// rgb2dvi
module rgb2dvi (
    input  wire        PixelClk,
    input  wire [23:0] vid_pData,
    input  wire        vid_pVDE,
    input  wire        vid_pHSync,
    input  wire        vid_pVSync,
    output wire [9:0]  pDataOutRaw0,    
    output wire [9:0]  pDataOutRaw1,    
    output wire [9:0]  pDataOutRaw2     
);
TMDS_Encoder DataEncoder0 (
    .PixelClk(PixelClk), .pDataOutRaw(pDataOutRaw0),
    .pDataOut(vid_pData[15:8]), .pC0(vid_pHSync), .pC1(vid_pVSync), .pVde(vid_pVDE));
TMDS_Encoder DataEncoder1 (
    .PixelClk(PixelClk), .pDataOutRaw(pDataOutRaw1),
    .pDataOut(vid_pData[7:0]), .pC0(1'b0), .pC1(1'b0), .pVde(vid_pVDE));
TMDS_Encoder DataEncoder2 (
    .PixelClk(PixelClk), .pDataOutRaw(pDataOutRaw2),
    .pDataOut(vid_pData[23:16]), .pC0(1'b0), .pC1(1'b0), .pVde(vid_pVDE));
endmodule
==> flow/config.mk <==
export PLATFORM = sky130hd
export DESIGN_NAME = rgb2dvi
export DESIGN_NICKNAME = rgb2dvi
export VERILOG_FILES = /design/flow/design.v
export SDC_FILE = /design/flow/constraint.sdc
export NUM_CORES = 4
export LEC_CHECK = 0
export CAP_MARGIN = 30
export CORE_ASPECT_RATIO = 0.87
export CORE_MARGIN = 6
export CORE_UTILIZATION = 53
export GPL_TIMING_DRIVEN = 0
export MAX_ROUTING_LAYER = met4
export MIN_ROUTING_LAYER = met2
export SLEW_MARGIN = 20
export TNS_END_PERCENT = 95
==> flow/constraint.sdc <==
create_clock -name core_clock -period 4.28 [get_ports {PixelClk}]
set_input_delay 0.8560 -clock core_clock [delete_from_list [all_inputs] [get_ports {PixelClk}]]
set_output_delay 0.8560 -clock core_clock [all_outputs]
set_load 0.01 [all_outputs]
run.sh (not shown) runs the stock make flow with config.mk's settings and CLKGATE_MAP_FILE=.
The first run ran to the end with no violations.
Rerun with:
==> flow/config.mk (replaced) <==
export PLATFORM = sky130hd
export DESIGN_NAME = rgb2dvi
export DESIGN_NICKNAME = rgb2dvi
export VERILOG_FILES = /design/flow/design.v
export SDC_FILE = /design/flow/constraint.sdc
export NUM_CORES = 4
export LEC_CHECK = 0
export CAP_MARGIN = 20
export CORE_MARGIN = 2
export CORE_UTILIZATION = 8
export SLEW_MARGIN = 20
==> flow/constraint.sdc (replaced) <==
create_clock -name core_clock -period 4.05 [get_ports {PixelClk}]
set_input_delay 0.8100 -clock core_clock [delete_from_list [all_inputs] [get_ports {PixelClk}]]
set_output_delay 0.8100 -clock core_clock [all_outputs]
set_load 0.01 [all_outputs]
The changed run finished clean.
Global-route usage decreases by 24 points.
Worst setup slack is worse by 0.055 ns.
Synthesized cell count does not change.
First-iteration DRC count went down by about 90%.
Critical path depth is unchanged.
Design area is higher by about 15%.
Die size climbs to 5.6 times its value.
Rerun with:
--- a/flow/config.mk
+++ b/flow/config.mk
@@ -8,4 +8,4 @@
 export CAP_MARGIN = 20
 export CORE_MARGIN = 2
-export CORE_UTILIZATION = 8
+export CORE_UTILIZATION = 40
 export SLEW_MARGIN = 20
==> flow/constraint.sdc (replaced) <==
create_clock -name core_clock -period 3.8 [get_ports {PixelClk}]
set_input_delay 0.7600 -clock core_clock [delete_from_list [all_inputs] [get_ports {PixelClk}]]
set_output_delay 0.7600 -clock core_clock [all_outputs]
set_load 0.01 [all_outputs]
Outcome:
- design area is lower by 11%
- hold slack is worse by 0.0032 ns
- wire length fell by about 26%
- via count rises by 1.8%
- area after synthesis stays the same
- setup slack loses 0.028 ns
- cell count decreases by 48%
- sequential share of layout area climbs by 3.3 points
- core utilization increases by 39 points

========
Setup of run 1:
Starting RTL as in the previous note.
// rgb2dvi
module rgb2dvi (
    input  wire        PixelClk,
    input  wire [23:0] vid_pData,
    input  wire        vid_pVDE,
    input  wire        vid_pHSync,
    input  wire        vid_pVSync,
    output wire [9:0]  pDataOutRaw0,    
    output wire [9:0]  pDataOutRaw1,    
    output wire [9:0]  pDataOutRaw2     
);
Settings: LEC_CHECK=0, CAP_MARGIN=20, CORE_MARGIN=2, CORE_UTILIZATION=68, CTS_CLUSTER_DIAMETER=29, SETUP_SLACK_MARGIN=0.84, SLEW_MARGIN=20; clock period 3.18 ns.
Seen in the log of run 1: DPL-0038 during 5_1_grt, after which the run never completed.
Setup changes, run 1 to run 2
Settings: SETUP_SLACK_MARGIN: 0.84 -> -0.21; CAP_MARGIN: 20 -> 40; CTS_CLUSTER_DIAMETER: 29 -> 145; CORE_UTILIZATION: 68 -> 69.
Findings:
- The final report for run 2 shows a completed flow and a layout that fails verification, specifically negative setup slack.
- Count of clock tree sinks came out exactly the same in run 1 and run 2.
- Number of instances in the placed design: run 2 vs run 1 — no meaningful difference
- Horizontal extent of the die of run 2 falls short of that of run 1 slightly.
- Reported for run 1 and run 2, maximum buffer depth of the clock tree turned out identical to the last digit.
- Number of buffers added for setup after CTS down 25 in run 2 wrt run 1
- Of run 1 and run 2, the run reporting the higher starting density of the core was run 2.
- Worst setup slack after placement in run 2 is 8.4 ps above run 1.
- Delta (run 2 minus run 1): half-perimeter wire length after placement now smaller; vertical die dimension decreased 0.76 µm; net count after synthesis held steady; area of the die lost 160 µm².
Here is what was changed in the inputs of run 3 compared with run 2.
Settings: SETUP_SLACK_MARGIN now -0.31, was -0.21; CORE_UTILIZATION now 72, was 69; PLACE_DENSITY now 0.63, previously not set; CORE_ASPECT_RATIO now 0.92, previously not set.
### Flow results
- Run 3: flow complete, layout not clean; failing: negative setup slack
- Although run 2 finished all stages, its layout failed final checks on negative setup slack.
- Compared to run 2, run 3 reaches a lower achievable clock.
- Wire length of the first global-routing pass up 280 µm in run 3 wrt run 2
- Of the two candidates, run 2 has the worse half-perimeter wire length of the detailed placement result and run 3 the better one.
The inputs of run 4 differ from those of run 3 as listed below.
Settings: CAP_MARGIN now 20, was 40; PLACE_DENSITY no longer set, was 0.63; CTS_CLUSTER_DIAMETER now 29, was 145; CORE_ASPECT_RATIO no longer set, was 0.92; SETUP_SLACK_MARGIN now 0.78, was -0.31.
Tool error DPL-0038 stopped run 4 during 4_1_cts; no final results.
Diff run 3 and run 4: horizontal die size higher in run 3
Die size delta (run 4 -> run 3): insignificant
In the flow results for run 3 and run 4, the core utilization before placement is smaller on run 3.
As far as synthesized cell area is concerned, run 4 and run 3 perform about the same.
The instance count after placement with tap cells included on run 3 is in line with that on run 4.
As far as synthesized netlist net count goes, run 4 and run 3 are indistinguishable; the numbers are identical.
Run 4 vs. run 3: placeable core area moved down; die outline height moved up.
From run 4 to run 3, post-synthesis share of cell area spent on and, or, nand and nor gates did not move at all.
